== try-onyx ==
Design top_level, start of the top module:
module top_level
#(parameter WIDTH = 8)
(
	input clk, rst, init, finish, ack,
	input [WIDTH-1:0]
		ori_0,
		ori_1,
		ori_2,
		ori_3,
		ori_4,
		ori_5,
		ori_6,
		ori_7,
		ori_8,
		ori_9,
		ori_10,
		ori_11,
		ori_12,
		ori_13,
		ori_14,
		ori_15,
		ori_16,
		ori_17,
		ori_18,
		ori_19,
		ori_20,
		ori_21,
		ori_22,
		ori_23,
		ori_24,
		ori_25,
		ori_26,
		ori_27,
		ori_28,
		ori_29,
		ori_30,
		ori_31,
		can_0,
		can_1,
		can_2,
		can_3,
		can_4,
		can_5,
		can_6,
		can_7,
		can_8,
		can_9,
		can_10,
		can_11,
		can_12,
		can_13,
		can_14,
		can_15,
		can_16,
		can_17,
		can_18,
		can_19,
		can_20,
		can_21,
		can_22,
		can_23,
		can_24,
		can_25,
		can_26,
		can_27,
		can_28,
		can_29,
		can_30,
		can_31,
	output done,
	output [WIDTH+4:0] out_sad
	);
make LEC_CHECK=0 ABC_AREA=1 CAP_MARGIN=15 CELL_PAD_IN_SITES_GLOBAL_PLACEMENT=2 CORE_ASPECT_RATIO=1.47 CORE_MARGIN=9 CORE_UTILIZATION=37 CTS_CLUSTER_DIAMETER=172 GPL_ROUTABILITY_DRIVEN=0 HOLD_SLACK_MARGIN=0.09 PLACE_DENSITY=0.42 SETUP_SLACK_MARGIN=1.19 SLEW_MARGIN=35 finish   # period 6.38 ns
run.sh (not shown) runs the stock make flow with config.mk's settings and CLKGATE_MAP_FILE=.
Changes in try-garnet relative to try-onyx:
Settings: changing CORE_MARGIN from 9 to 2; removing CTS_CLUSTER_DIAMETER (formerly 172); removing HOLD_SLACK_MARGIN (formerly 0.09); changing SLEW_MARGIN from 35 to 20; changing CORE_UTILIZATION from 37 to 40; removing PLACE_DENSITY (formerly 0.42); removing CORE_ASPECT_RATIO (formerly 1.47); removing GPL_ROUTABILITY_DRIVEN (formerly 0); removing ABC_AREA (formerly 1); changing CAP_MARGIN from 15 to 20; removing CELL_PAD_IN_SITES_GLOBAL_PLACEMENT (formerly 2); removing SETUP_SLACK_MARGIN (formerly 1.19); changing the clock period (ns, I/O delays scaled along) from 6.38 to 5.61.
[summary]
Final core utilization, try-garnet and try-onyx, lower one = try-onyx.
Going from try-onyx to try-garnet, the number of resized instances in the post-cts repair step was found to have gone up by 1.
Of the two values seen for termination of the worst setup path, b_SAD_4x8.reg_total_sum[12]$_SDFFE_PN0P_ was produced by try-garnet and b_SAD_4x8.reg_total_sum[10]$_SDFFE_PN0P_ by try-onyx.
On try-garnet: cell count along the critical path is about 13% lower than what try-onyx gave.
Compared try-garnet vs try-onyx, and via density per instance is up in try-garnet.
Changes in try-fjord relative to try-garnet:
Settings: changing the clock period (ns, I/O delays scaled along) from 5.61 to 8.25.
## What came out
- Every stage of the flow completed for try-fjord, and the final layout passed the timing, DRC and antenna checks.
- Any difference in routing usage on met2 between try-garnet and try-fjord is small enough to ignore.
- Compared with try-garnet, in try-fjord core area shows no meaningful change, detailed-routed wire length on met3 shows a reduction of 450 um, maximum single-stage delay on the critical path shows no meaningful change, first-pass GRT wire length shows an increase of about 0.9%, proportion of final cell area spent on non-clock buffers shows a reduction of 0.33 points.
- Compared with try-garnet, in try-fjord portion of the clock cycle consumed by the worst path in the final layout fell by 26 points, wire length went up.

* * *

== run a ==
Starting RTL as in the previous note.
export LEC_CHECK = 0
export CAP_MARGIN = 5
export CORE_MARGIN = 2
export CORE_UTILIZATION = 72
export CTS_CLUSTER_SIZE = 89
export MAX_ROUTING_LAYER = met4
export PLACE_DENSITY = 0.64
export SETUP_SLACK_MARGIN = 1.47
export SLEW_MARGIN = 20
create_clock -name core_clock -period 5.27 [get_ports {clk}]
For run a, the flow was terminated by a tool error in global routing (5_1_grt) and produced no final design.
Edits applied to the flow inputs when going from run a to run b:
- MAX_ROUTING_LAYER removed (was met4)
- CTS_CLUSTER_SIZE removed (was 89)
### Flow results
- The flow completed for run b, but it is not clean: the layout still shows negative setup slack.
- Any difference in mean post-synth cell area between run a and run b is small enough to ignore.
- The final reports for run b and run a show setup slack at placement lower in the former.
- Changes observed in run b relative to run a: number of flops mapped to enable cells by yosys shows no meaningful change, number of resized instances in the post-cts repair step lost 107.

* * *

top_level again, from the RTL that the note above started with.
Settings: LEC_CHECK=0, ABC_AREA=1, CAP_MARGIN=20, CELL_PAD_IN_SITES_GLOBAL_PLACEMENT=0, CORE_MARGIN=2, CORE_UTILIZATION=72, CTS_CLUSTER_DIAMETER=352, CTS_CLUSTER_SIZE=33, SETUP_SLACK_MARGIN=-0.32, SLEW_MARGIN=25, TNS_END_PERCENT=75; clock period 3.23 ns.
The baseline ended with an error in 5_1_grt.
Rerun with:
==> flow/config.mk (replaced) <==
export PLATFORM = sky130hd
export DESIGN_NAME = top_level
export DESIGN_NICKNAME = top_level
export VERILOG_FILES = /design/flow/design.v
export SDC_FILE = /design/flow/constraint.sdc
export NUM_CORES = 4
export LEC_CHECK = 0
export ABC_AREA = 1
export CAP_MARGIN = 20
export CORE_MARGIN = 2
export CORE_UTILIZATION = 72
export CTS_CLUSTER_DIAMETER = 373
export CTS_CLUSTER_SIZE = 93
export SLEW_MARGIN = 20
export TNS_END_PERCENT = 5
==> flow/constraint.sdc (replaced) <==
create_clock -name core_clock -period 2.69 [get_ports {clk}]
set_input_delay 0.5380 -clock core_clock [delete_from_list [all_inputs] [get_ports {clk}]]
set_output_delay 0.5380 -clock core_clock [all_outputs]
set_load 0.01 [all_outputs]
The changed run aborted during 5_1_grt.
Area after synthesis does not change.
Die area stays the same.
Synthesized cell count does not change.

* * *

Starting RTL as in the previous note.
Settings: LEC_CHECK=0, CAP_MARGIN=15, CELL_PAD_IN_SITES_DETAIL_PLACEMENT=2, CORE_ASPECT_RATIO=1.48, CORE_MARGIN=2, CORE_UTILIZATION=33, HOLD_SLACK_MARGIN=0.08, MAX_ROUTING_LAYER=met5, PLACE_DENSITY_LB_ADDON=0.13, SLEW_MARGIN=20, TNS_END_PERCENT=100; clock period 5.01 ns.
The baseline finished with negative setup slack left.
Change:
Settings changed: SLEW_MARGIN 20 to 10.
Clock period 5.01 ns to 4.52 ns, I/O delays scaled along.
After rerunning:
- The changed run completed and failed the layout checks on negative setup slack
- sequential share of layout area fell by 1.7 points
- critical path depth is unchanged
- final area rose by about 10%
- register-to-register slack loses 0.48 ns
- worst setup slack loses 0.48 ns
- first-iteration DRC count rose by 24%
- global-route usage rose by 3.6 points
Change:
Settings changed: CAP_MARGIN 15 to 20, CELL_PAD_IN_SITES_DETAIL_PLACEMENT 2 to default, CORE_ASPECT_RATIO 1.48 to default, CORE_UTILIZATION 33 to 40, HOLD_SLACK_MARGIN 0.08 to default, MAX_ROUTING_LAYER met5 to default, PLACE_DENSITY_LB_ADDON 0.13 to default, SLEW_MARGIN 10 to 20, TNS_END_PERCENT 100 to default.
Clock period 4.52 ns to 5.8 ns, I/O delays scaled along.
Now the flow completed without violations.
Via count is lower by 16%.
Synthesized cell count does not change.
Fmax is lower by 1.4%.
Critical path depth does not change.
Clock skew is lower by 0.015 ns.
Routed wire length is lower by 39%.
Worst setup slack improves by 1.2 ns.
Change:
Settings changed: CORE_UTILIZATION 40 to 71, CTS_CLUSTER_DIAMETER from default to 90, SETUP_SLACK_MARGIN from default to 0.74.
Clock period 5.8 ns to 3.02 ns, I/O delays scaled along.
This time the run did not get past 3_5_place_dp; die size decreases by 43%; synthesized cell count stays the same; area after synthesis is unchanged.
Change:
Settings changed: CORE_ASPECT_RATIO from default to 1.06, CORE_UTILIZATION 71 to 33, CTS_CLUSTER_DIAMETER 90 to default, SETUP_SLACK_MARGIN 0.74 to default.
Clock period 3.02 ns to 5.58 ns, I/O delays scaled along.
Effect: With this change the flow produced a clean layout. Area after synthesis is unchanged. Die area rose by well over a third. Synthesized cell count stays the same.
Change:
Settings changed: CORE_ASPECT_RATIO 1.06 to default, CORE_UTILIZATION 33 to 72, CTS_CLUSTER_DIAMETER from default to 373, CTS_CLUSTER_SIZE from default to 93.
Clock period 5.58 ns to 3.43 ns, I/O delays scaled along.
The changed run failed in 3_5_place_dp.
Synthesized cell count does not change.
Synthesized area does not change.
Die area came out lower by 54%.

* * *

top_level again, from the RTL that the note above started with.
==> flow/config.mk <==
export PLATFORM = sky130hd
export DESIGN_NAME = top_level
export DESIGN_NICKNAME = top_level
export VERILOG_FILES = /design/flow/design.v
export SDC_FILE = /design/flow/constraint.sdc
export NUM_CORES = 4
export LEC_CHECK = 0
export CAP_MARGIN = 20
export CELL_PAD_IN_SITES_GLOBAL_PLACEMENT = 0
export CORE_MARGIN = 2
export CORE_UTILIZATION = 70
export MAX_ROUTING_LAYER = met4
export PLACE_DENSITY = 0.6
export SETUP_SLACK_MARGIN = -0.28
export SLEW_MARGIN = 5
==> flow/constraint.sdc <==
create_clock -name core_clock -period 4.65 [get_ports {clk}]
set_input_delay 0.9300 -clock core_clock [delete_from_list [all_inputs] [get_ports {clk}]]
set_output_delay 0.9300 -clock core_clock [all_outputs]
set_load 0.01 [all_outputs]
The starting point produced a layout that fails on setup timing.
Next try:
Settings changed: CORE_ASPECT_RATIO set to 0.69, CTS_CLUSTER_DIAMETER set to 28, CTS_CLUSTER_SIZE set to 35, MAX_ROUTING_LAYER met4 to unset, PLACE_DENSITY 0.6 to unset, SETUP_SLACK_MARGIN -0.28 to 1.85.
Clock period 4.65 ns to 7.09 ns, I/O delays scaled along.
=> With this change the flow went through all stages and came out clean. Final area went down by 3.8%. First-iteration DRC count went up by 1.9%. Worst hold slack loses 0.0042 ns. Count of clock-buffer cells in the layout rose by 67. Register-to-register slack improves by 2.4 ns. Utilization drops by 3.0 points. Flip-flop count stays the same. Via count came out lower by 6.3%. Synthesized cell count stays the same.
Next try:
Settings changed: ABC_AREA set to 1, CORE_ASPECT_RATIO 0.69 to 0.88, CORE_UTILIZATION 70 to 72, CTS_CLUSTER_DIAMETER 28 to unset, CTS_CLUSTER_SIZE 35 to unset, MAX_ROUTING_LAYER set to met4, PLACE_DENSITY set to 0.92, SETUP_SLACK_MARGIN 1.85 to 1.33.
Clock period 7.09 ns to 4.65 ns, I/O delays scaled along.
Effect:
- This time the run did not get past global routing (5_1_grt)
- die area grows by 4.9%
- synthesized cell count grows by 33%
- area after synthesis grows by about 8%
Next try:
Settings changed: ABC_AREA 1 to unset, CELL_PAD_IN_SITES_GLOBAL_PLACEMENT 0 to unset, CORE_ASPECT_RATIO 0.88 to unset, MAX_ROUTING_LAYER met4 to unset, PLACE_DENSITY 0.92 to 0.66, SETUP_SLACK_MARGIN 1.33 to unset, SLEW_MARGIN 5 to 20.
Clock period 4.65 ns to 5.2 ns, I/O delays scaled along.
With this change the flow produced a layout that fails on setup timing.
Synthesized cell count drops by 25%.
Area after synthesis drops by 7.4%.
Die size drops by 7.3%.
